**config.mk**
```make
export PLATFORM = sky130hd
export DESIGN_NAME = tpumac
export DESIGN_NICKNAME = tpumac
export VERILOG_FILES = /design/flow/design.v
export SDC_FILE = /design/flow/constraint.sdc
export NUM_CORES = 4
export LEC_CHECK = 0
export ABC_AREA = 1
export CAP_MARGIN = 20
export CELL_PAD_IN_SITES_GLOBAL_PLACEMENT = 2
export CORE_ASPECT_RATIO = 0.52
export CORE_MARGIN = 10
export CORE_UTILIZATION = 40
export CTS_CLUSTER_DIAMETER = 124
export CTS_CLUSTER_SIZE = 34
export GPL_ROUTABILITY_DRIVEN = 1
export HOLD_SLACK_MARGIN = 0.19
export MIN_ROUTING_LAYER = met2
export PLACE_DENSITY_LB_ADDON = 0.12
export SETUP_SLACK_MARGIN = 0.23
export SLEW_MARGIN = 20
export TNS_END_PERCENT = 60
```
**constraint.sdc**
```tcl
create_clock -name core_clock -period 6.01 [get_ports {clk}]
set_input_delay 1.2020 -clock core_clock [delete_from_list [all_inputs] [get_ports {clk}]]
set_output_delay 1.2020 -clock core_clock [all_outputs]
set_load 0.01 [all_outputs]
```
**design.v**
```verilog
module tpumac
 #(parameter BITS_AB=8,
   parameter BITS_C=16)
  (
   input clk, rst_n, WrEn, en,
   input signed [BITS_AB-1:0] Ain,
   input signed [BITS_AB-1:0] Bin,
   input signed [BITS_C-1:0] Cin,
   output reg signed [BITS_AB-1:0] Aout,
   output reg signed [BITS_AB-1:0] Bout,
   output reg signed [BITS_C-1:0] Cout
  );
  reg signed [BITS_C-1:0] Mult;
  reg [BITS_C-1:0] Adder, CMux;
  assign Mult = Ain * Bin;
  assign Adder = Mult + Cout;
  assign CMux = WrEn ? Cin : Adder;
  always@(posedge clk, negedge rst_n) begin
	if (!rst_n) begin
		Aout <= '0;
		Bout <= '0;
		Cout <= '0;
	end
	else if (en) begin
		Aout <= Ain;
		Bout <= Bin;
		Cout <= CMux;
	end
  end
endmodule
```
**run.sh**
```bash
#!/bin/bash
# the make line also repeats each setting of config.mk as NAME=value (left out here)
make -C /OpenROAD-flow-scripts/flow DESIGN_CONFIG=/design/flow/config.mk WORK_HOME=/design/flow/orfs CLKGATE_MAP_FILE= finish
```
==> metrics.txt, run 1 <==
# HELP chip_impl_metric Metrics from one implementation run
# TYPE chip_impl_metric gauge
chip_impl_metric{name="met2RoutedLength",unit="um"} 6107
chip_impl_metric{name="count_of_nets_after_finishing",unit=""} 801
chip_impl_metric{name="maximum_number_of_pins_on_one_net_before_global_route_repair",unit=""} 34
chip_impl_info{name="path_class",value="in -> reg"} 1
chip_impl_metric{name="vias_in_the_first_global_route",unit=""} 6053
chip_impl_metric{name="route.detailed.wl_per_inst",unit="um"} 16.05
chip_impl_metric{name="top_cell_area_share",unit="%"} 31.79
chip_impl_metric{name="grt_overflow_total",unit=""} 0
chip_impl_metric{name="final_slew_violations",unit=""} 0
chip_impl_info{name="critical_path.slowest_cell",value="sky130_fd_sc_hd__fa_1"} 1
chip_impl_metric{name="post-route-cell-area",unit="um2"} 5752
chip_impl_metric{name="synthesis.area_per_instance",unit="um2"} 7.912
chip_impl_info{name="timing.hold.worst.start",value="Aout[5]"} 1
chip_impl_metric{name="r2r_cells",unit=""} 18
chip_impl_metric{name="core_area",unit="um2"} 10740
chip_impl_info{name="worstSetupEndpointType",value="register"} 1
chip_impl_metric{name="synthAoiAreaFrac",unit="%"} 5.570
chip_impl_metric{name="drc",unit=""} 0
chip_impl_info{name="result_of_the_run",value="finished clean"} 1
chip_impl_metric{name="wirelength_routed",unit="um"} 12920
chip_impl_info{name="crit_chain",value="clkdlybuf4s50_1 -> clkinv_1 -> or2_2 -> fa_1 -> fa_1 -> inv_1 -> fa_1 -> fa_1 -> fa_1 -> ha_2 -> nand2_2 -> nor2_2 -> a21oi_2 -> o21ai_1 -> or2_1 -> nand3_1 -> nand2_1 -> nand2_1"} 1
chip_impl_metric{name="io_buffers",unit=""} 67
chip_impl_metric{name="die-area",unit="um2"} 16030
chip_impl_metric{name="finalWorstPathRequiredPeriod",unit="ps"} 5604
chip_impl_metric{name="cts-hold-fix-buffers",unit=""} 0
chip_impl_info{name="synth_top_cell_by_count",value="sky130_fd_sc_hd__nand2_1"} 1
chip_impl_info{name="r2r-start",value="Cout[6]"} 1
chip_impl_metric{name="postPlaceCellArea",unit="um2"} 5495
chip_impl_metric{name="rel_slew_slack",unit="%"} 48.35
chip_impl_info{name="rsz_0062_raised_after_global_routing",value="true"} 1
chip_impl_info{name="synth.top_cells.by_area",value="sky130_fd_sc_hd__fa_1, sky130_fd_sc_hd__dfrtp_1, sky130_fd_sc_hd__nand2_1"} 1
chip_impl_metric{name="syn-cell-area",unit="um2"} 4471
chip_impl_info{name="cp-endpoint",value="Cout[11]"} 1
chip_impl_metric{name="total_nets_after_synthesis",unit=""} 709
chip_impl_metric{name="synth-async-reset-ratio",unit="%"} 100.0
chip_impl_metric{name="fa_ha_area_share",unit="%"} 42.15
chip_impl_info{name="setup_crit_start_kind",value="input pin"} 1
chip_impl_metric{name="timing.critical_path.fanout_max",unit=""} 5
chip_impl_metric{name="final.setup.worst_slack",unit="ps"} 406.4
chip_impl_metric{name="core_util_floorplan",unit="%"} 41.61
chip_impl_metric{name="wl_met1",unit="um"} 0
chip_impl_metric{name="antenna_found_initial",unit=""} 0
chip_impl_info{name="timing.hold.worst.class",value="reg -> reg"} 1
chip_impl_metric{name="synth.yosys.seq_area_share",unit="%"} 17.91
chip_impl_metric{name="holdPathStages",unit=""} 2
chip_impl_metric{name="post_synth_mux_area_share",unit="%"} 0
chip_impl_metric{name="detailedPlacementHpwl",unit="um"} 10450
chip_impl_metric{name="worst_hold_slack",unit="ps"} 470.2
chip_impl_metric{name="reg2reg_setup_slack",unit="ps"} 1590
chip_impl_info{name="critical-path-top-cell-by-count",value="sky130_fd_sc_hd__fa_1"} 1
chip_impl_metric{name="grt_pass1_wl",unit="um"} 20540
chip_impl_info{name="critical_path.top_delay_family",value="adder cells"} 1
chip_impl_metric{name="sum_of_negative_setup_slack",unit="ps"} 0
chip_impl_metric{name="clock-skew-final",unit="ps"} 5.745
chip_impl_metric{name="num_io_pins",unit=""} 68
chip_impl_metric{name="required",unit="ps"} 6190
chip_impl_metric{name="yosys_area",unit="um2"} 4471
chip_impl_info{name="cts_tree",value="yes"} 1
chip_impl_metric{name="h-tree-depth",unit=""} 2
chip_impl_metric{name="drtPass1Iterations",unit=""} 8
chip_impl_metric{name="final.fill_count",unit=""} 1066
chip_impl_metric{name="finalClockPeriodUsage",unit="%"} 93.24
chip_impl_metric{name="cts-root-to-sink-buffers",unit=""} 2
chip_impl_info{name="routed.top_layer",value="met5"} 1
chip_impl_metric{name="via_per_inst",unit=""} 6.581
chip_impl_metric{name="cpPeakStageDelay",unit="ps"} 510
chip_impl_metric{name="log.warning_count",unit=""} 28
chip_impl_metric{name="critPathBufInv",unit=""} 3
chip_impl_metric{name="synth.yosys.warnings",unit=""} 4
chip_impl_metric{name="ys_cells",unit=""} 565
chip_impl_metric{name="area_delta_synth_final",unit="%"} 28.66
chip_impl_metric{name="dr_wl_met3",unit="um"} 6376
chip_impl_info{name="yosys_most_used_dff",value="sky130_fd_sc_hd__dfrtp_1"} 1
chip_impl_metric{name="finalSetupViolations",unit=""} 0
chip_impl_metric{name="critical_path_depth",unit=""} 18
chip_impl_info{name="post-synth-top-area-cell",value="sky130_fd_sc_hd__fa_1"} 1
chip_impl_metric{name="tritoncts.num_buffers",unit=""} 5
chip_impl_metric{name="fmaxAchievable",unit="GHz"} 0.1785
chip_impl_metric{name="global_route.usage.total",unit="%"} 25.28
chip_impl_metric{name="gp_congestion",unit=""} 0.8888
chip_impl_info{name="hold-path-endpoint",value="Aout[5]"} 1
chip_impl_metric{name="place_ws",unit="ps"} -38.70
chip_impl_metric{name="final_hold_viol_count",unit=""} 0
chip_impl_metric{name="registers_synthesis",unit=""} 32
chip_impl_metric{name="ant_nets",unit=""} 0
chip_impl_metric{name="clock_latency_at_the_later_pin_of_the_worst_skew_pair",unit="ps"} 290
chip_impl_metric{name="synth-xor-area-share",unit="%"} 1.371
chip_impl_metric{name="synth_cells",unit=""} 565
chip_impl_metric{name="clock_transition_at_path_regs",unit="ps"} 60
chip_impl_info{name="startpoint",value="Bin[7]"} 1
chip_impl_info{name="cts-root-buf",value="sky130_fd_sc_hd__clkbuf_16"} 1
chip_impl_info{name="top_logic_kind",value="adder cells"} 1
chip_impl_metric{name="crit_arrival",unit="ps"} 5780
chip_impl_metric{name="synth_simple_gate_area_share",unit="%"} 20.24
chip_impl_metric{name="die.size.y",unit="um"} 96.24
chip_impl_metric{name="rows",unit=""} 27
chip_impl_metric{name="count_of_flip_flops_with_a_built_in_enable_after_synthesis",unit=""} 0
chip_impl_metric{name="synth_cell_types",unit=""} 32
chip_impl_metric{name="cts.sinks",unit=""} 32
chip_impl_info{name="r2r-end",value="Cout[11]"} 1
chip_impl_info{name="top_post_synthesis_cells_by_count",value="sky130_fd_sc_hd__nand2_1, sky130_fd_sc_hd__inv_1, sky130_fd_sc_hd__fa_1"} 1
chip_impl_metric{name="worstMarginPinSlew",unit="ps"} 773.9
chip_impl_metric{name="maxCapViolCount",unit=""} 0
chip_impl_metric{name="vias",unit=""} 5298
chip_impl_metric{name="drtIter0Drc",unit=""} 514
chip_impl_metric{name="dieWidth",unit="um"} 166.6
==> per-stage QoR <==
| stage | instances | utilization [%] |
|---|---|---|
| floorplan | 565 | - |
| global placement | 790 | 51.15 |
| detailed placement | 790 | 51.15 |
| CTS | 798 | 52.70 |
| global route | 803 | 53.49 |
| finish | 805 | 53.54 |
==> repair_timing <==
item / 4_1_cts / 5_1_grt
setup buffers: 0 / 5
pin swaps: 0 / 3
gates resized: 1 / 18
endpoints found under the setup margin: 1 / 8
==> metal layers <==
layer | vias to the layer above | global-route usage, %
met5 | - | 6.377
met4 | 4 | 3.052
met3 | 69 | 41.33
met2 | 1337 | 24.50
met1 | 2039 | -
li1 | 1849 | -
==> layout make-up <==
cell class / count / area, um2 / area share, %
Antenna cell: 2 / 5.005 / 0.08701
Timing Repair Buffer: 109 / 1007 / 17.51
Clock inverter: 3 / 42.54 / 0.7396
Multi-Input combinational cell: 385 / 3117 / 54.19
Tap cell: 145 / 181.4 / 3.154
Inverter: 124 / 473.0 / 8.223
Sequential cell: 32 / 800.8 / 13.92
Clock buffer: 5 / 125.1 / 2.175
==> inputs of run 2 (changes only) <==
Settings changed: CELL_PAD_IN_SITES_GLOBAL_PLACEMENT 2 to not set, CORE_ASPECT_RATIO 0.52 to not set, CORE_MARGIN 10 to 2, CORE_UTILIZATION 40 to 72, CTS_CLUSTER_DIAMETER 124 to 371, CTS_CLUSTER_SIZE 34 to 99, GPL_ROUTABILITY_DRIVEN 1 to not set, HOLD_SLACK_MARGIN 0.19 to not set, MIN_ROUTING_LAYER met2 to not set, PLACE_DENSITY set to 0.4, PLACE_DENSITY_LB_ADDON 0.12 to not set, SETUP_SLACK_MARGIN 0.23 to not set, TNS_END_PERCENT 60 to not set.
Clock period 6.01 ns to 2.43 ns, I/O delays scaled along.
==> run 2 against run 1 <==
  * The run now fails in 3_5_place_dp
  * Synthesized cell count unchanged
  * Die size down 57%
  * Area after synthesis unchanged
==> metrics.txt, run 2 <==
# HELP chip_impl_metric Yosys and OpenROAD flow results
# TYPE chip_impl_metric gauge
chip_impl_metric{name="synthAoiAreaFrac",unit="%"} 5.570
chip_impl_metric{name="synthesis.area_per_instance",unit="um2"} 7.912
chip_impl_info{name="synth.top_cells.by_area",value="sky130_fd_sc_hd__fa_1, sky130_fd_sc_hd__dfrtp_1, sky130_fd_sc_hd__nand2_1"} 1
chip_impl_metric{name="syn-cell-area",unit="um2"} 4471
chip_impl_metric{name="synth_cells",unit=""} 565
chip_impl_metric{name="die.size.y",unit="um"} 82.80
chip_impl_info{name="flow.first_error",value="[ERROR DPL-0033] detailed placement checks failed during check placement."} 1
chip_impl_metric{name="synth-async-reset-ratio",unit="%"} 100.0
chip_impl_metric{name="io_buffers",unit=""} 67
chip_impl_metric{name="fa_ha_area_share",unit="%"} 42.15
chip_impl_info{name="top_logic_kind",value="adder cells"} 1
chip_impl_metric{name="num_io_pins",unit=""} 68
chip_impl_info{name="flow.stopped_at",value="3_5_place_dp"} 1
chip_impl_metric{name="total_nets_after_synthesis",unit=""} 709
chip_impl_metric{name="ys_cells",unit=""} 565
chip_impl_metric{name="registers_synthesis",unit=""} 32
chip_impl_metric{name="count_of_flip_flops_with_a_built_in_enable_after_synthesis",unit=""} 0
chip_impl_info{name="post-synth-top-area-cell",value="sky130_fd_sc_hd__fa_1"} 1
chip_impl_metric{name="synth.yosys.warnings",unit=""} 4
chip_impl_metric{name="gp_congestion",unit=""} 1.020
chip_impl_metric{name="synth-xor-area-share",unit="%"} 1.371
chip_impl_metric{name="synth_cell_types",unit=""} 32
chip_impl_metric{name="die-area",unit="um2"} 6855
chip_impl_metric{name="synth.yosys.seq_area_share",unit="%"} 17.91
chip_impl_metric{name="post_synth_mux_area_share",unit="%"} 0
chip_impl_info{name="yosys_most_used_dff",value="sky130_fd_sc_hd__dfrtp_1"} 1
chip_impl_info{name="synth_top_cell_by_count",value="sky130_fd_sc_hd__nand2_1"} 1
chip_impl_metric{name="yosys_area",unit="um2"} 4471
chip_impl_metric{name="dieWidth",unit="um"} 82.80
chip_impl_metric{name="synth_simple_gate_area_share",unit="%"} 20.24
chip_impl_info{name="result_of_the_run",value="stopped before the end"} 1
chip_impl_metric{name="rows",unit=""} 28
chip_impl_metric{name="top_cell_area_share",unit="%"} 31.79
chip_impl_metric{name="core_util_floorplan",unit="%"} 75.06
chip_impl_info{name="top_post_synthesis_cells_by_count",value="sky130_fd_sc_hd__nand2_1, sky130_fd_sc_hd__inv_1, sky130_fd_sc_hd__fa_1"} 1
chip_impl_metric{name="core_area",unit="um2"} 5956
[run 2: metrics by stage]
stage	instances	setup slack, ps	cell area (um2)	setup TNS, ps
floorplan	565	-1880	4900	-19560
global placement	743	-2570	5869	-29240
==> inputs of run 3 (changes only) <==
Settings changed: ABC_AREA 1 to 0, CAP_MARGIN 20 to 40, CELL_PAD_IN_SITES_GLOBAL_PLACEMENT set to 3, CORE_ASPECT_RATIO set to 0.55, CORE_MARGIN 2 to 5, CORE_UTILIZATION 72 to 29, CTS_CLUSTER_DIAMETER 371 to not set, CTS_CLUSTER_SIZE 99 to 87, GPL_ROUTABILITY_DRIVEN set to 1, MAX_ROUTING_LAYER set to met4, MIN_ROUTING_LAYER set to met1, PLACE_DENSITY 0.4 to 0.77, SLEW_MARGIN 20 to 30, TNS_END_PERCENT set to 65.
Clock period 2.43 ns to 2.9 ns, I/O delays scaled along.
==> run 3 against run 2 <==
  * Now fails the layout checks on negative setup slack
  * Area after synthesis shrank 6.4%
  * Synthesized cell count shrank 28%
  * Die size grew 150%
==> metrics.txt, run 3 <==
# HELP chip_impl_metric Metrics from one implementation run
# TYPE chip_impl_metric gauge
chip_impl_metric{name="maximum_number_of_pins_on_one_net_before_global_route_repair",unit=""} 33
chip_impl_metric{name="core_area",unit="um2"} 14050
chip_impl_metric{name="worst_hold_slack",unit="ps"} 504.7
chip_impl_info{name="crit_chain",value="buf_4 -> buf_6 -> and2_4 -> fa_2 -> fa_1 -> fa_2 -> fa_1 -> fa_1 -> ha_4 -> o21ai_4 -> o21bai_4 -> o211ai_1 -> a31oi_1 -> xnor2_1 -> o221ai_1"} 1
chip_impl_info{name="critical_path.top_delay_family",value="adder cells"} 1
chip_impl_metric{name="clock_latency_at_the_later_pin_of_the_worst_skew_pair",unit="ps"} 290
chip_impl_metric{name="via_per_inst",unit=""} 4.266
chip_impl_metric{name="drtPass1Iterations",unit=""} 4
chip_impl_metric{name="post-route-cell-area",unit="um2"} 6230
chip_impl_metric{name="rel_slew_slack",unit="%"} 67.27
chip_impl_info{name="synth_top_cell_by_count",value="sky130_fd_sc_hd__inv_1"} 1
chip_impl_info{name="cts-root-buf",value="sky130_fd_sc_hd__clkbuf_16"} 1
chip_impl_metric{name="synthAoiAreaFrac",unit="%"} 6.581
chip_impl_info{name="result_of_the_run",value="complete, but fails checks"} 1
chip_impl_info{name="top_logic_kind",value="adder cells"} 1
chip_impl_metric{name="final_hold_viol_count",unit=""} 0
chip_impl_metric{name="syn-cell-area",unit="um2"} 4183
chip_impl_metric{name="critical_path_depth",unit=""} 15
chip_impl_info{name="path_class",value="in -> reg"} 1
chip_impl_metric{name="num_io_pins",unit=""} 68
chip_impl_metric{name="dieWidth",unit="um"} 171.9
chip_impl_info{name="r2r-start",value="Cout[4]"} 1
chip_impl_metric{name="synth-async-reset-ratio",unit="%"} 100.0
chip_impl_info{name="timing.hold.worst.class",value="reg -> reg"} 1
chip_impl_info{name="setup_crit_start_kind",value="input pin"} 1
chip_impl_metric{name="ys_cells",unit=""} 406
chip_impl_info{name="startpoint",value="Ain[2]"} 1
chip_impl_info{name="synth.top_cells.by_area",value="sky130_fd_sc_hd__fa_1, sky130_fd_sc_hd__dfrtp_1, sky130_fd_sc_hd__ha_1"} 1
chip_impl_metric{name="cts-root-to-sink-buffers",unit=""} 2
chip_impl_metric{name="tritoncts.num_buffers",unit=""} 5
chip_impl_metric{name="core_util_floorplan",unit="%"} 29.76
chip_impl_metric{name="post_synth_mux_area_share",unit="%"} 6.222
chip_impl_metric{name="finalSetupViolations",unit=""} 12
chip_impl_info{name="violatedChecks",value="negative setup slack"} 1
chip_impl_metric{name="die.size.y",unit="um"} 99.07
chip_impl_metric{name="die-area",unit="um2"} 17030
chip_impl_metric{name="combGateArea",unit="um2"} 3388
chip_impl_metric{name="grt_pass1_wl",unit="um"} 20270
chip_impl_metric{name="global_route.usage.total",unit="%"} 15.87
chip_impl_metric{name="crit_arrival",unit="ps"} 4610
chip_impl_metric{name="count_of_nets_after_finishing",unit=""} 697
chip_impl_info{name="r2r-end",value="Cout[14]"} 1
chip_impl_metric{name="total_nets_after_synthesis",unit=""} 550
chip_impl_metric{name="registers_synthesis",unit=""} 32
chip_impl_metric{name="final.fill_count",unit=""} 1341
chip_impl_metric{name="yosys_area",unit="um2"} 4183
chip_impl_info{name="hold-path-endpoint",value="Bout[4]"} 1
chip_impl_info{name="critical_path.slowest_cell",value="sky130_fd_sc_hd__fa_1"} 1
chip_impl_metric{name="final_slew_violations",unit=""} 0
chip_impl_metric{name="count_of_flip_flops_with_a_built_in_enable_after_synthesis",unit=""} 0
chip_impl_metric{name="log.warning_count",unit=""} 30
chip_impl_metric{name="sequential_cell_area",unit="um2"} 800.8
chip_impl_metric{name="cts.sinks",unit=""} 32
chip_impl_metric{name="layout.core_utilization",unit="%"} 44.33
chip_impl_metric{name="drc",unit=""} 0
chip_impl_metric{name="num_antenna_cells",unit=""} 0
chip_impl_info{name="rsz_0062_raised_after_global_routing",value="true"} 1
chip_impl_metric{name="synth.yosys.seq_area_share",unit="%"} 19.14
chip_impl_info{name="cts_tree",value="yes"} 1
chip_impl_metric{name="gp_congestion",unit=""} 0.8061
chip_impl_metric{name="finalWorstPathRequiredPeriod",unit="ps"} 4453
chip_impl_info{name="cp-endpoint",value="Cout[15]"} 1
chip_impl_metric{name="synth_cell_types",unit=""} 33
chip_impl_metric{name="synth_cells",unit=""} 406
chip_impl_metric{name="final.setup.worst_slack",unit="ps"} -1553
chip_impl_metric{name="wirelength_routed",unit="um"} 12150
chip_impl_info{name="post-synth-top-area-cell",value="sky130_fd_sc_hd__fa_1"} 1
chip_impl_metric{name="detailedPlacementHpwl",unit="um"} 10300
chip_impl_metric{name="timing.critical_path.fanout_max",unit=""} 6
chip_impl_info{name="top_post_synthesis_cells_by_count",value="sky130_fd_sc_hd__inv_1, sky130_fd_sc_hd__fa_1, sky130_fd_sc_hd__ha_1"} 1
chip_impl_metric{name="io_buffers",unit=""} 67
chip_impl_info{name="timing.hold.worst.start",value="Bout[4]"} 1
chip_impl_metric{name="synth.yosys.warnings",unit=""} 4
chip_impl_metric{name="worstMarginPinSlew",unit="ps"} 491.0
chip_impl_metric{name="area_delta_synth_final",unit="%"} 48.94
chip_impl_metric{name="maxCapViolCount",unit=""} 0
chip_impl_info{name="worstSetupEndpointType",value="register"} 1
chip_impl_metric{name="antenna_found_initial",unit=""} 0
chip_impl_metric{name="reg2reg_setup_slack",unit="ps"} -1450
chip_impl_metric{name="rows",unit=""} 32
chip_impl_metric{name="critPathBufInv",unit=""} 2
chip_impl_metric{name="h-tree-depth",unit=""} 2
chip_impl_info{name="critical-path-top-cell-by-count",value="sky130_fd_sc_hd__fa_1"} 1
chip_impl_metric{name="postPlaceCellArea",unit="um2"} 5670
chip_impl_info{name="yosys_most_used_dff",value="sky130_fd_sc_hd__dfrtp_1"} 1
chip_impl_metric{name="vias_in_the_first_global_route",unit=""} 3578
chip_impl_metric{name="synth_simple_gate_area_share",unit="%"} 11.31
chip_impl_metric{name="r2r_cells",unit=""} 18
chip_impl_metric{name="route.detailed.wl_per_inst",unit="um"} 16.40
chip_impl_metric{name="clock-skew-final",unit="ps"} 2.539
chip_impl_metric{name="clock_transition_at_path_regs",unit="ps"} 60
chip_impl_metric{name="holdPathStages",unit=""} 1
chip_impl_metric{name="top_cell_area_share",unit="%"} 33.98
chip_impl_metric{name="synthesis.area_per_instance",unit="um2"} 10.30
chip_impl_metric{name="ant_nets",unit=""} 0
chip_impl_metric{name="cpPeakStageDelay",unit="ps"} 570
chip_impl_metric{name="finalClockPeriodUsage",unit="%"} 153.5
chip_impl_metric{name="required",unit="ps"} 3050
chip_impl_metric{name="vias",unit=""} 3161
chip_impl_metric{name="fmaxAchievable",unit="GHz"} 0.2246
chip_impl_metric{name="fa_ha_area_share",unit="%"} 45.05
chip_impl_metric{name="sum_of_negative_setup_slack",unit="ps"} -14950
chip_impl_metric{name="drtIter0Drc",unit=""} 130
chip_impl_metric{name="grt_overflow_total",unit=""} 0
chip_impl_metric{name="synth-xor-area-share",unit="%"} 3.978
-- run 3: area by class of cell --
| cell class | instances | share of cell area [%] |
|---|---|---|
| clock buffers | 7 | 2.450 |
| clock inverters | 1 | 0.4820 |
| inverters | 75 | 4.559 |
| multi-input cells | 288 | 54.39 |
| flip-flops and latches | 32 | 12.85 |
| well taps | 187 | 3.756 |
| repair buffers | 151 | 21.51 |
-- run 3: per-stage QoR --
stage	worst slack (ps)	cells
global route	-1726	741
global placement	-2519	725
floorplan	-1700	406
CTS	-1658	736
finish	-1553	741
detailed placement	-2437	726
-- run 3: layer usage --
| layer | wire (um) | global-route usage (%) |
|---|---|---|
| met2 | 4225 | 18.29 |
| met3 | 607 | 3.287 |
| met5 | 0 | - |
| met1 | 7273 | 27.67 |
| met4 | 44 | 1.449 |
-- run 3: timing repair --
action | CTS | global route
setup endpoints to repair | 14 | 13
pin swaps | 37 | 50
gates resized | 98 | 61
hold buffers | 0 | 0
buffers inserted | 2 | 5
==> inputs of run 4 (changes only) <==
Settings changed: ABC_AREA 0 to not set, CAP_MARGIN 40 to 20, CELL_PAD_IN_SITES_GLOBAL_PLACEMENT 3 to not set, CORE_ASPECT_RATIO 0.55 to not set, CORE_MARGIN 5 to 2, CORE_UTILIZATION 29 to 9, CTS_CLUSTER_SIZE 87 to not set, GPL_ROUTABILITY_DRIVEN 1 to not set, MAX_ROUTING_LAYER met4 to not set, MIN_ROUTING_LAYER met1 to not set, PLACE_DENSITY 0.77 to not set, SLEW_MARGIN 30 to 20, TNS_END_PERCENT 65 to not set.
Clock period 2.9 ns to 6.92 ns, I/O delays scaled along.
==> run 4 against run 3 <==
  * The run now finishes clean
  * Via count down 4.2%
  * Worst hold slack worse by 1.8 ps
  * Die size rose to 2.8 times the previous value
  * Largest cell class unchanged
  * Synthesized cell count did not move
  * Count of clock-buffer cells in the layout is the same
  * Wire length grew 1.5%
==> metrics.txt, run 4 <==
# HELP chip_impl_metric Metrics from one implementation run
# TYPE chip_impl_metric gauge
chip_impl_info{name="result_of_the_run",value="finished clean"} 1
chip_impl_metric{name="rel_slew_slack",unit="%"} 32.24
chip_impl_info{name="startpoint",value="Ain[3]"} 1
chip_impl_info{name="r2r-start",value="Cout[4]"} 1
chip_impl_metric{name="cts-root-to-sink-buffers",unit=""} 2
chip_impl_info{name="yosys_most_used_dff",value="sky130_fd_sc_hd__dfrtp_1"} 1
chip_impl_metric{name="placed_cells_incl_taps",unit=""} 1066
chip_impl_metric{name="drtIter0Drc",unit=""} 171
chip_impl_metric{name="final_hold_viol_count",unit=""} 0
chip_impl_metric{name="num_io_pins",unit=""} 68
chip_impl_info{name="timing.hold.worst.class",value="reg -> reg"} 1
chip_impl_info{name="top_logic_kind",value="adder cells"} 1
chip_impl_info{name="timing.hold.worst.start",value="Bout[2]"} 1
chip_impl_metric{name="io_buffers",unit=""} 67
chip_impl_metric{name="synth_cells",unit=""} 406
chip_impl_metric{name="critical_path_depth",unit=""} 18
chip_impl_metric{name="clock_transition_at_path_regs",unit="ps"} 60
chip_impl_metric{name="area_delta_synth_final",unit="%"} 37.06
chip_impl_metric{name="holdPathStages",unit=""} 1
chip_impl_metric{name="post_cts_resize_count",unit=""} 0
chip_impl_metric{name="cts-hold-fix-buffers",unit=""} 0
chip_impl_metric{name="dieWidth",unit="um"} 219.6
chip_impl_info{name="crit_chain",value="clkdlybuf4s50_1 -> nand2_1 -> fa_1 -> inv_1 -> fa_1 -> ha_1 -> inv_1 -> fa_1 -> inv_1 -> ha_1 -> ha_1 -> fa_1 -> a21o_1 -> a21oi_2 -> o21bai_1 -> a21oi_1 -> nor4b_1 -> or3_1"} 1
chip_impl_info{name="synth.top_cells.by_area",value="sky130_fd_sc_hd__fa_1, sky130_fd_sc_hd__dfrtp_1, sky130_fd_sc_hd__ha_1"} 1
chip_impl_info{name="cts_tree",value="yes"} 1
chip_impl_info{name="rsz_0062_raised_after_global_routing",value="false"} 1
chip_impl_info{name="post-synth-top-area-cell",value="sky130_fd_sc_hd__fa_1"} 1
chip_impl_metric{name="die-area",unit="um2"} 48220
chip_impl_metric{name="combGateArea",unit="um2"} 3059
chip_impl_metric{name="core_util_floorplan",unit="%"} 9.158
chip_impl_metric{name="global_route.usage.total",unit="%"} 5.436
chip_impl_metric{name="synth-xor-area-share",unit="%"} 3.978
chip_impl_metric{name="h-tree-depth",unit=""} 2
chip_impl_metric{name="rows",unit=""} 78
chip_impl_metric{name="synth_simple_gate_area_share",unit="%"} 11.31
chip_impl_metric{name="wirelength_routed",unit="um"} 12330
chip_impl_metric{name="ant_nets",unit=""} 0
chip_impl_metric{name="count_of_nets_after_finishing",unit=""} 617
chip_impl_metric{name="crit_arrival",unit="ps"} 6320
chip_impl_metric{name="layout.core_utilization",unit="%"} 12.55
chip_impl_metric{name="post-cts-setup-buffers",unit=""} 0
chip_impl_info{name="setup_crit_start_kind",value="input pin"} 1
chip_impl_info{name="cts-root-buf",value="sky130_fd_sc_hd__clkbuf_16"} 1
chip_impl_info{name="critical_path.top_delay_family",value="adder cells"} 1
chip_impl_metric{name="required",unit="ps"} 7090
chip_impl_metric{name="grt_overflow_total",unit=""} 0
chip_impl_metric{name="die.size.y",unit="um"} 219.6
chip_impl_info{name="hold-path-endpoint",value="Bout[2]"} 1
chip_impl_metric{name="final.fill_count",unit=""} 5231
chip_impl_metric{name="finalWorstPathRequiredPeriod",unit="ps"} 6148
chip_impl_metric{name="final_slew_violations",unit=""} 0
chip_impl_metric{name="final-instance-count-excl-fill",unit=""} 1074
chip_impl_info{name="path_class",value="in -> reg"} 1
chip_impl_metric{name="registers_synthesis",unit=""} 32
chip_impl_metric{name="fmaxAchievable",unit="GHz"} 0.1627
chip_impl_metric{name="syn-cell-area",unit="um2"} 4183
chip_impl_metric{name="timing.critical_path.fanout_max",unit=""} 9
chip_impl_metric{name="detailedPlacementHpwl",unit="um"} 10560
chip_impl_metric{name="sum_of_negative_setup_slack",unit="ps"} 0
chip_impl_metric{name="route.detailed.wl_per_inst",unit="um"} 11.48
chip_impl_metric{name="r2r_cells",unit=""} 17
chip_impl_metric{name="worstMarginPinSlew",unit="ps"} 1013
chip_impl_metric{name="synthesis.area_per_instance",unit="um2"} 10.30
chip_impl_metric{name="drc",unit=""} 0
chip_impl_metric{name="core_area",unit="um2"} 45670
chip_impl_metric{name="gp_congestion",unit=""} 0.7428
chip_impl_metric{name="critPathBufInv",unit=""} 4
chip_impl_metric{name="maxCapViolCount",unit=""} 0
chip_impl_metric{name="yosys_area",unit="um2"} 4183
chip_impl_metric{name="clock_latency_at_the_later_pin_of_the_worst_skew_pair",unit="ps"} 290
chip_impl_info{name="critical_path.slowest_cell",value="sky130_fd_sc_hd__clkdlybuf4s50_1"} 1
chip_impl_metric{name="clock-skew-final",unit="ps"} 4.915
chip_impl_metric{name="vias",unit=""} 3029
chip_impl_metric{name="drtPass1Iterations",unit=""} 4
chip_impl_metric{name="post_synth_mux_area_share",unit="%"} 6.222
chip_impl_metric{name="synth.yosys.seq_area_share",unit="%"} 19.14
chip_impl_metric{name="grt_pass1_wl",unit="um"} 19390
chip_impl_metric{name="reg2reg_setup_slack",unit="ps"} 2250
chip_impl_metric{name="total_nets_after_synthesis",unit=""} 550
chip_impl_metric{name="vias_in_the_first_global_route",unit=""} 3410
chip_impl_metric{name="tritoncts.num_buffers",unit=""} 5
chip_impl_metric{name="post-route-cell-area",unit="um2"} 5733
chip_impl_metric{name="finalClockPeriodUsage",unit="%"} 88.84
chip_impl_metric{name="synth.yosys.warnings",unit=""} 4
chip_impl_metric{name="cts.sinks",unit=""} 32
chip_impl_metric{name="num_antenna_cells",unit=""} 0
chip_impl_metric{name="log.warning_count",unit=""} 27
chip_impl_info{name="synth_top_cell_by_count",value="sky130_fd_sc_hd__inv_1"} 1
chip_impl_metric{name="synth-async-reset-ratio",unit="%"} 100.0
chip_impl_metric{name="sequential_cell_area",unit="um2"} 800.8
chip_impl_metric{name="via_per_inst",unit=""} 2.820
chip_impl_metric{name="synthAoiAreaFrac",unit="%"} 6.581
chip_impl_info{name="r2r-end",value="Cout[10]"} 1
chip_impl_metric{name="top_cell_area_share",unit="%"} 33.98
chip_impl_info{name="top_post_synthesis_cells_by_count",value="sky130_fd_sc_hd__inv_1, sky130_fd_sc_hd__fa_1, sky130_fd_sc_hd__ha_1"} 1
chip_impl_metric{name="count_of_flip_flops_with_a_built_in_enable_after_synthesis",unit=""} 0
chip_impl_info{name="worstSetupEndpointType",value="register"} 1
chip_impl_metric{name="ys_cells",unit=""} 406
chip_impl_info{name="cp-endpoint",value="Cout[10]"} 1
chip_impl_metric{name="fa_ha_area_share",unit="%"} 45.05
chip_impl_metric{name="maximum_number_of_pins_on_one_net_before_global_route_repair",unit=""} 52
chip_impl_metric{name="finalSetupViolations",unit=""} 0
chip_impl_metric{name="cpPeakStageDelay",unit="ps"} 730
chip_impl_metric{name="postPlaceCellArea",unit="um2"} 5583
chip_impl_metric{name="antenna_found_initial",unit=""} 4
chip_impl_info{name="critical-path-top-cell-by-count",value="sky130_fd_sc_hd__fa_1"} 1
chip_impl_metric{name="synth_cell_types",unit=""} 33
run 4: final cells by class:
class | count | area share, %
clock inverters | 1 | 0.1309
multi-input cells | 288 | 53.36
inverters | 75 | 4.911
repair buffers | 71 | 12.05
clock buffers | 7 | 2.488
flip-flops and latches | 32 | 13.97
well taps | 600 | 13.09
run 4: metal layers:
layer	vias to the layer above	GRT usage [%]	share of wire, %
met5	-	0	0.21
met2	66	9.453	50
met4	6	0.9843	1.1
met3	15	2.250	7.6
li1	1415	-	-
met1	1527	6.279	41
run 4: through the flow:
| stage | hold slack (ps) | setup slack [ps] |
|---|---|---|
| 2_1_floorplan | 551.2 | 1019 |
| 3_3_place_gp | 488.6 | 519.9 |
| 3_5_place_dp | 495.1 | 437.5 |
| 4_1_cts | 509.5 | 732.8 |
| 5_1_grt | 513.2 | 500.7 |
| 6_report | 502.9 | 771.9 |
==> inputs of run 5 (changes only) <==
Settings changed: ABC_AREA set to 1, CORE_UTILIZATION 9 to 72, CTS_CLUSTER_SIZE set to 99, PLACE_DENSITY set to 0.41, TNS_END_PERCENT set to 5.
Clock period 6.92 ns to 2.39 ns, I/O delays scaled along.
==> run 5 against run 4 <==
  * The run now fails in 3_5_place_dp
  * Area after synthesis is 6.9% higher
  * Synthesized cell count rose by 39%
  * Die size shrank 86%
==> metrics.txt, run 5 <==
# HELP chip_impl_metric Yosys and OpenROAD flow results
# TYPE chip_impl_metric gauge
chip_impl_info{name="result_of_the_run",value="stopped before the end"} 1
chip_impl_info{name="flow.stopped_at",value="3_5_place_dp"} 1
chip_impl_info{name="flow.first_error",value="[ERROR DPL-0033] detailed placement checks failed during check placement."} 1
chip_impl_info{name="yosys_most_used_dff",value="sky130_fd_sc_hd__dfrtp_1"} 1
chip_impl_metric{name="io_buffers",unit=""} 67
chip_impl_info{name="top_post_synthesis_cells_by_count",value="sky130_fd_sc_hd__nand2_1, sky130_fd_sc_hd__inv_1, sky130_fd_sc_hd__fa_1"} 1
chip_impl_metric{name="synth.yosys.warnings",unit=""} 4
chip_impl_metric{name="synthAoiAreaFrac",unit="%"} 5.570
chip_impl_metric{name="synth-xor-area-share",unit="%"} 1.371
chip_impl_metric{name="die-area",unit="um2"} 6855
chip_impl_metric{name="synth_simple_gate_area_share",unit="%"} 20.24
chip_impl_metric{name="top_cell_area_share",unit="%"} 31.79
chip_impl_info{name="post-synth-top-area-cell",value="sky130_fd_sc_hd__fa_1"} 1
chip_impl_metric{name="count_of_flip_flops_with_a_built_in_enable_after_synthesis",unit=""} 0
chip_impl_metric{name="synth.yosys.seq_area_share",unit="%"} 17.91
chip_impl_info{name="synth.top_cells.by_area",value="sky130_fd_sc_hd__fa_1, sky130_fd_sc_hd__dfrtp_1, sky130_fd_sc_hd__nand2_1"} 1
chip_impl_metric{name="syn-cell-area",unit="um2"} 4471
chip_impl_metric{name="synth_cells",unit=""} 565
chip_impl_metric{name="total_nets_after_synthesis",unit=""} 709
chip_impl_metric{name="die.size.y",unit="um"} 82.80
chip_impl_info{name="top_logic_kind",value="adder cells"} 1
chip_impl_metric{name="post_synth_mux_area_share",unit="%"} 0
chip_impl_metric{name="registers_synthesis",unit=""} 32
chip_impl_metric{name="core_area",unit="um2"} 5956
chip_impl_metric{name="ys_cells",unit=""} 565
chip_impl_metric{name="synthesis.area_per_instance",unit="um2"} 7.912
chip_impl_metric{name="gp_congestion",unit=""} 0.9895
chip_impl_metric{name="core_util_floorplan",unit="%"} 75.06
chip_impl_metric{name="synth_cell_types",unit=""} 32
chip_impl_metric{name="synth-async-reset-ratio",unit="%"} 100.0
chip_impl_metric{name="num_io_pins",unit=""} 68
chip_impl_info{name="synth_top_cell_by_count",value="sky130_fd_sc_hd__nand2_1"} 1
chip_impl_metric{name="dieWidth",unit="um"} 82.80
chip_impl_metric{name="rows",unit=""} 28
chip_impl_metric{name="fa_ha_area_share",unit="%"} 42.15
chip_impl_metric{name="yosys_area",unit="um2"} 4471
==> run 5: metrics by stage <==
stage             setup TNS, ps  setup WS [ps]
global placement         -30630          -2559
floorplan                -22330          -1994
==> inputs of run 6 (changes only) <==
Settings changed: ABC_AREA 1 to not set, CTS_CLUSTER_SIZE 99 to not set, PLACE_DENSITY 0.41 to not set, PLACE_DENSITY_LB_ADDON set to 0.24, SETUP_SLACK_MARGIN set to -0.42, TNS_END_PERCENT 5 to not set.
Clock period 2.39 ns to 4.46 ns, I/O delays scaled along.
==> run 6 against run 5 <==
  * Area after synthesis fell by 6.4%
  * The run fails in 4_1_cts
  * Die size decreased by 6.1%
  * Synthesized cell count shrank 28%
==> metrics.txt, run 6 <==
# HELP chip_impl_metric Yosys and OpenROAD flow results
# TYPE chip_impl_metric gauge
chip_impl_metric{name="detailedPlacementHpwl",unit="um"} 10790
chip_impl_metric{name="post_synth_mux_area_share",unit="%"} 6.222
chip_impl_info{name="synth.top_cells.by_area",value="sky130_fd_sc_hd__fa_1, sky130_fd_sc_hd__dfrtp_1, sky130_fd_sc_hd__ha_1"} 1
chip_impl_metric{name="synth-async-reset-ratio",unit="%"} 100.0
chip_impl_metric{name="synthesis.area_per_instance",unit="um2"} 10.30
chip_impl_info{name="yosys_most_used_dff",value="sky130_fd_sc_hd__dfrtp_1"} 1
chip_impl_metric{name="synth.yosys.warnings",unit=""} 4
chip_impl_info{name="post-synth-top-area-cell",value="sky130_fd_sc_hd__fa_1"} 1
chip_impl_metric{name="dieWidth",unit="um"} 80.22
chip_impl_metric{name="rows",unit=""} 27
chip_impl_info{name="top_logic_kind",value="adder cells"} 1
chip_impl_metric{name="registers_synthesis",unit=""} 32
chip_impl_info{name="flow.stopped_at",value="4_1_cts"} 1
chip_impl_metric{name="synthAoiAreaFrac",unit="%"} 6.581
chip_impl_metric{name="die-area",unit="um2"} 6435
chip_impl_info{name="flow.first_error",value="[ERROR DPL-0038] Utilization greater than 100%, impossible to legalize"} 1
chip_impl_metric{name="total_nets_after_synthesis",unit=""} 550
chip_impl_info{name="synth_top_cell_by_count",value="sky130_fd_sc_hd__inv_1"} 1
chip_impl_metric{name="synth-xor-area-share",unit="%"} 3.978
chip_impl_metric{name="synth_cells",unit=""} 406
chip_impl_metric{name="core_area",unit="um2"} 5574
chip_impl_metric{name="core_util_floorplan",unit="%"} 75.04
chip_impl_metric{name="synth_cell_types",unit=""} 33
chip_impl_metric{name="ys_cells",unit=""} 406
chip_impl_info{name="result_of_the_run",value="stopped before the end"} 1
chip_impl_metric{name="fa_ha_area_share",unit="%"} 45.05
chip_impl_metric{name="top_cell_area_share",unit="%"} 33.98
chip_impl_metric{name="num_io_pins",unit=""} 68
chip_impl_metric{name="gp_congestion",unit=""} 0.8959
chip_impl_metric{name="count_of_flip_flops_with_a_built_in_enable_after_synthesis",unit=""} 0
chip_impl_metric{name="synth_simple_gate_area_share",unit="%"} 11.31
chip_impl_metric{name="syn-cell-area",unit="um2"} 4183
chip_impl_metric{name="synth.yosys.seq_area_share",unit="%"} 19.14
chip_impl_metric{name="die.size.y",unit="um"} 80.22
chip_impl_metric{name="postPlaceCellArea",unit="um2"} 5318
chip_impl_info{name="top_post_synthesis_cells_by_count",value="sky130_fd_sc_hd__inv_1, sky130_fd_sc_hd__fa_1, sky130_fd_sc_hd__ha_1"} 1
chip_impl_metric{name="io_buffers",unit=""} 67
chip_impl_metric{name="yosys_area",unit="um2"} 4183
-- run 6: through the flow --
step | worst slack (ps) | instances | utilization, %
after floorplan | -452.6 | 406 | -
after global placement | -1091 | 585 | 95.40
after detailed placement | -1366 | 585 | 95.40
==> inputs of run 7 (changes only) <==
Settings changed: ABC_AREA set to 1, CORE_MARGIN 2 to 10, CORE_UTILIZATION 72 to 40, CTS_CLUSTER_SIZE set to 20, GPL_ROUTABILITY_DRIVEN set to 1, PLACE_DENSITY_LB_ADDON 0.24 to 0.12, SETUP_SLACK_MARGIN -0.42 to not set, TNS_END_PERCENT set to 60.
Clock period 4.46 ns to 5.2 ns, I/O delays scaled along.
==> run 7 against run 6 <==
  * Now clean on timing, DRC and antenna
  * Synthesized cell count rose by 39%
  * Area after synthesis is 6.9% higher
  * Die size rose by 150%
==> metrics.txt, run 7 <==
# HELP chip_impl_metric Metrics from one implementation run
# TYPE chip_impl_metric gauge
chip_impl_metric{name="global_route.usage.total",unit="%"} 15.28
chip_impl_metric{name="registers_synthesis",unit=""} 32
chip_impl_info{name="critical_path.top_delay_family",value="adder cells"} 1
chip_impl_metric{name="timing.critical_path.fanout_max",unit=""} 4
chip_impl_metric{name="post-route-cell-area",unit="um2"} 5847
chip_impl_info{name="timing.hold.worst.class",value="reg -> reg"} 1
chip_impl_info{name="synth_top_cell_by_count",value="sky130_fd_sc_hd__nand2_1"} 1
chip_impl_metric{name="gp_congestion",unit=""} 0.9360
chip_impl_metric{name="ant_nets",unit=""} 0
chip_impl_metric{name="synth-xor-area-share",unit="%"} 1.371
chip_impl_metric{name="num_io_pins",unit=""} 68
chip_impl_metric{name="reg2reg_setup_slack",unit="ps"} 890
chip_impl_metric{name="finalWorstPathRequiredPeriod",unit="ps"} 5032
chip_impl_info{name="top_post_synthesis_cells_by_count",value="sky130_fd_sc_hd__nand2_1, sky130_fd_sc_hd__inv_1, sky130_fd_sc_hd__fa_1"} 1
chip_impl_metric{name="synthesis.area_per_instance",unit="um2"} 7.912
chip_impl_metric{name="crit_arrival",unit="ps"} 5220
chip_impl_metric{name="synth_cells",unit=""} 565
chip_impl_metric{name="fmaxAchievable",unit="GHz"} 0.1987
chip_impl_metric{name="synth.yosys.warnings",unit=""} 4
chip_impl_metric{name="synthAoiAreaFrac",unit="%"} 5.570
chip_impl_metric{name="clock-skew-final",unit="ps"} 10.81
chip_impl_metric{name="met2_routing_resource_usage_after_global_routing",unit="%"} 26.76
chip_impl_metric{name="rows",unit=""} 38
chip_impl_metric{name="via_per_inst",unit=""} 4.661
chip_impl_metric{name="vias",unit=""} 3808
chip_impl_info{name="hold-path-endpoint",value="Bout[1]"} 1
chip_impl_metric{name="die.size.y",unit="um"} 125.7
chip_impl_metric{name="post_synth_mux_area_share",unit="%"} 0
chip_impl_info{name="r2r-end",value="Cout[9]"} 1
chip_impl_metric{name="finalClockPeriodUsage",unit="%"} 96.77
chip_impl_metric{name="final_hold_viol_count",unit=""} 0
chip_impl_metric{name="final_slew_violations",unit=""} 0
chip_impl_metric{name="holdPathStages",unit=""} 2
chip_impl_metric{name="critPathBufInv",unit=""} 4
chip_impl_info{name="critical_path.slowest_cell",value="sky130_fd_sc_hd__fa_1"} 1
chip_impl_metric{name="final-instance-count-excl-fill",unit=""} 817
chip_impl_metric{name="synth.yosys.seq_area_share",unit="%"} 17.91
chip_impl_metric{name="antenna_found_initial",unit=""} 0
chip_impl_info{name="cp-endpoint",value="Cout[9]"} 1
chip_impl_metric{name="ys_cells",unit=""} 565
chip_impl_metric{name="dieWidth",unit="um"} 125.7
chip_impl_metric{name="cts-root-to-sink-buffers",unit=""} 2
chip_impl_info{name="r2r-start",value="Cout[6]"} 1
chip_impl_metric{name="met1_usage",unit="%"} 18.48
chip_impl_info{name="startpoint",value="Bin[7]"} 1
chip_impl_metric{name="detailedPlacementHpwl",unit="um"} 10020
chip_impl_metric{name="total_nets_after_synthesis",unit=""} 709
chip_impl_metric{name="routing_usage_on_met3",unit="%"} 2.936
chip_impl_metric{name="io_buffers",unit=""} 67
chip_impl_info{name="worstSetupEndpointType",value="register"} 1
chip_impl_info{name="crit_chain",value="dlygate4sd2_1 -> clkinv_2 -> or2_4 -> fa_1 -> fa_1 -> inv_1 -> fa_1 -> fa_1 -> fa_1 -> ha_4 -> nand2_4 -> inv_2 -> nand2_2 -> nand2_2 -> a21oi_4 -> xor2_1 -> nand2_1 -> o211ai_1 -> nand2_1"} 1
chip_impl_metric{name="vias_in_the_first_global_route",unit=""} 4077
chip_impl_metric{name="fa_ha_area_share",unit="%"} 42.15
chip_impl_metric{name="synth_cell_types",unit=""} 32
chip_impl_metric{name="cpPeakStageDelay",unit="ps"} 570
chip_impl_metric{name="area_delta_synth_final",unit="%"} 30.79
chip_impl_info{name="cts-root-buf",value="sky130_fd_sc_hd__clkbuf_8"} 1
chip_impl_metric{name="grt_pass1_wl",unit="um"} 20110
chip_impl_metric{name="drtIter0Drc",unit=""} 231
chip_impl_metric{name="finalSetupViolations",unit=""} 0
chip_impl_metric{name="core_util_floorplan",unit="%"} 41.06
chip_impl_metric{name="clock_transition_at_path_regs",unit="ps"} 70
chip_impl_metric{name="log.warning_count",unit=""} 27
chip_impl_metric{name="count_of_flip_flops_with_a_built_in_enable_after_synthesis",unit=""} 0
chip_impl_metric{name="postPlaceCellArea",unit="um2"} 5647
chip_impl_info{name="top_logic_kind",value="adder cells"} 1
chip_impl_info{name="yosys_most_used_dff",value="sky130_fd_sc_hd__dfrtp_1"} 1
chip_impl_info{name="timing.hold.worst.start",value="Bout[1]"} 1
chip_impl_metric{name="count_of_nets_after_finishing",unit=""} 819
chip_impl_metric{name="worstMarginPinSlew",unit="ps"} 998.8
chip_impl_metric{name="die-area",unit="um2"} 15810
chip_impl_metric{name="clock_latency_at_the_later_pin_of_the_worst_skew_pair",unit="ps"} 300
chip_impl_metric{name="h-tree-depth",unit=""} 2
chip_impl_info{name="grt_peak_use_layer",value="met2"} 1
chip_impl_metric{name="synth-async-reset-ratio",unit="%"} 100.0
chip_impl_metric{name="maximum_number_of_pins_on_one_net_before_global_route_repair",unit=""} 34
chip_impl_metric{name="drtPass1Iterations",unit=""} 4
chip_impl_metric{name="drc",unit=""} 0
chip_impl_info{name="result_of_the_run",value="finished clean"} 1
chip_impl_metric{name="route.detailed.wl_per_inst",unit="um"} 14.45
chip_impl_metric{name="cts.sinks",unit=""} 32
chip_impl_metric{name="wirelength_routed",unit="um"} 11800
chip_impl_info{name="path_class",value="in -> reg"} 1
chip_impl_metric{name="sum_of_negative_setup_slack",unit="ps"} 0
chip_impl_info{name="setup_crit_start_kind",value="input pin"} 1
chip_impl_metric{name="tritoncts.num_buffers",unit=""} 5
chip_impl_metric{name="synth_simple_gate_area_share",unit="%"} 20.24
chip_impl_info{name="synth.top_cells.by_area",value="sky130_fd_sc_hd__fa_1, sky130_fd_sc_hd__dfrtp_1, sky130_fd_sc_hd__nand2_1"} 1
chip_impl_info{name="post-synth-top-area-cell",value="sky130_fd_sc_hd__fa_1"} 1
chip_impl_info{name="cts_tree",value="yes"} 1
chip_impl_metric{name="maxCapViolCount",unit=""} 0
chip_impl_info{name="critical-path-top-cell-by-count",value="sky130_fd_sc_hd__fa_1"} 1
chip_impl_metric{name="rel_slew_slack",unit="%"} 33.34
chip_impl_metric{name="required",unit="ps"} 5390
chip_impl_metric{name="syn-cell-area",unit="um2"} 4471
chip_impl_metric{name="core_area",unit="um2"} 10890
chip_impl_metric{name="grt_overflow_total",unit=""} 0
chip_impl_metric{name="top_cell_area_share",unit="%"} 31.79
chip_impl_metric{name="critical_path_depth",unit=""} 19
chip_impl_metric{name="placed_cells_incl_taps",unit=""} 806
chip_impl_metric{name="r2r_cells",unit=""} 19
chip_impl_metric{name="yosys_area",unit="um2"} 4471
run 7: repair_timing:
| item | in CTS | in global routing |
|---|---|---|
| pin swaps | 9 | 14 |
| gates cloned | 0 | 0 |
| buffers inserted | 1 | 1 |
| resized | 25 | 28 |
| hold buffers | 0 | 0 |
| endpoints found under the setup margin | 8 | 8 |
run 7: through the flow:
| step | worst slack, ps | hold WS, ps | utilization (%) |
|---|---|---|---|
| after floorplan | 40.74 | 505.7 | - |
| after global routing | -8.292 | 504.8 | 53.65 |
| after CTS | 0.4978 | 475.9 | 52.99 |
| after detailed placement | -630.0 | 457.4 | 51.86 |
| after global placement | -611.2 | 453.8 | 51.86 |
| final | 168.1 | 473.6 | 53.70 |
run 7: layout make-up:
cell class / instances / area, um2
fillers: 1075 / 5041
flip-flops and latches: 32 / 800.8
clock buffers: 6 / 72.57
clock inverters: 1 / 5.005
well taps: 140 / 175.2
inverters: 124 / 469.2
multi-input cells: 385 / 3212
diodes: 2 / 5.005
repair buffers: 127 / 1107
run 7: metal layers:
| layer | vias up | share of wire, % | routed length, um |
|---|---|---|---|
| li1 | 1893 | - | - |
| met1 | 1814 | 43 | 5085 |
| met2 | 82 | 50 | 5882 |
| met3 | 19 | 4.9 | 582 |
| met4 | 0 | 2.1 | 252 |
| met5 | - | 0 | 0 |
==> inputs of run 8 (changes only) <==
Settings changed: CORE_ASPECT_RATIO set to 0.69, CORE_MARGIN 10 to 2, CORE_UTILIZATION 40 to 72, CTS_CLUSTER_DIAMETER set to 395, CTS_CLUSTER_SIZE 20 to 99, GPL_ROUTABILITY_DRIVEN 1 to not set, PLACE_DENSITY set to 0.42, PLACE_DENSITY_LB_ADDON 0.12 to not set, TNS_END_PERCENT 60 to 10.
Clock period 5.2 ns to 4.66 ns, I/O delays scaled along.
==> run 8 against run 7 <==
  * The run now fails in 4_1_cts
  * Die size fell by 57%
  * Synthesized cell count stayed put
  * Area after synthesis stayed put
==> metrics.txt, run 8 <==
# HELP chip_impl_metric Yosys and OpenROAD flow results
# TYPE chip_impl_metric gauge
chip_impl_info{name="synth_top_cell_by_count",value="sky130_fd_sc_hd__nand2_1"} 1
chip_impl_metric{name="place_ws",unit="ps"} -1273
chip_impl_info{name="result_of_the_run",value="stopped before the end"} 1
chip_impl_metric{name="core_util_floorplan",unit="%"} 75.78
chip_impl_metric{name="synthesis.area_per_instance",unit="um2"} 7.912
chip_impl_metric{name="die.size.y",unit="um"} 69.46
chip_impl_info{name="flow.stopped_at",value="4_1_cts"} 1
chip_impl_metric{name="syn-cell-area",unit="um2"} 4471
chip_impl_metric{name="synth.yosys.warnings",unit=""} 4
chip_impl_metric{name="rows",unit=""} 23
chip_impl_metric{name="synth-xor-area-share",unit="%"} 1.371
chip_impl_metric{name="count_of_flip_flops_with_a_built_in_enable_after_synthesis",unit=""} 0
chip_impl_metric{name="synthAoiAreaFrac",unit="%"} 5.570
chip_impl_info{name="flow.first_error",value="[ERROR DPL-0038] Utilization greater than 100%, impossible to legalize"} 1
chip_impl_metric{name="dieWidth",unit="um"} 98.86
chip_impl_metric{name="yosys_area",unit="um2"} 4471
chip_impl_info{name="synth.top_cells.by_area",value="sky130_fd_sc_hd__fa_1, sky130_fd_sc_hd__dfrtp_1, sky130_fd_sc_hd__nand2_1"} 1
chip_impl_metric{name="placed_cells_incl_taps",unit=""} 732
chip_impl_metric{name="gp_congestion",unit=""} 0.9817
chip_impl_metric{name="post_synth_mux_area_share",unit="%"} 0
chip_impl_metric{name="core_area",unit="um2"} 5899
chip_impl_metric{name="top_cell_area_share",unit="%"} 31.79
chip_impl_metric{name="registers_synthesis",unit=""} 32
chip_impl_info{name="yosys_most_used_dff",value="sky130_fd_sc_hd__dfrtp_1"} 1
chip_impl_metric{name="total_nets_after_synthesis",unit=""} 709
chip_impl_metric{name="die-area",unit="um2"} 6866
chip_impl_metric{name="io_buffers",unit=""} 67
chip_impl_metric{name="fa_ha_area_share",unit="%"} 42.15
chip_impl_metric{name="ys_cells",unit=""} 565
chip_impl_info{name="top_post_synthesis_cells_by_count",value="sky130_fd_sc_hd__nand2_1, sky130_fd_sc_hd__inv_1, sky130_fd_sc_hd__fa_1"} 1
chip_impl_metric{name="detailedPlacementHpwl",unit="um"} 12600
chip_impl_metric{name="num_io_pins",unit=""} 68
chip_impl_info{name="top_logic_kind",value="adder cells"} 1
chip_impl_metric{name="synth-async-reset-ratio",unit="%"} 100.0
chip_impl_metric{name="synth.yosys.seq_area_share",unit="%"} 17.91
chip_impl_metric{name="synth_simple_gate_area_share",unit="%"} 20.24
chip_impl_metric{name="synth_cell_types",unit=""} 32
chip_impl_info{name="post-synth-top-area-cell",value="sky130_fd_sc_hd__fa_1"} 1
chip_impl_metric{name="synth_cells",unit=""} 565
run 8: through the flow:
step	instance area (um2)	hold WS, ps
2_1_floorplan	4574	505.7
3_3_place_gp	5587	453.5
3_5_place_dp	5587	469.1
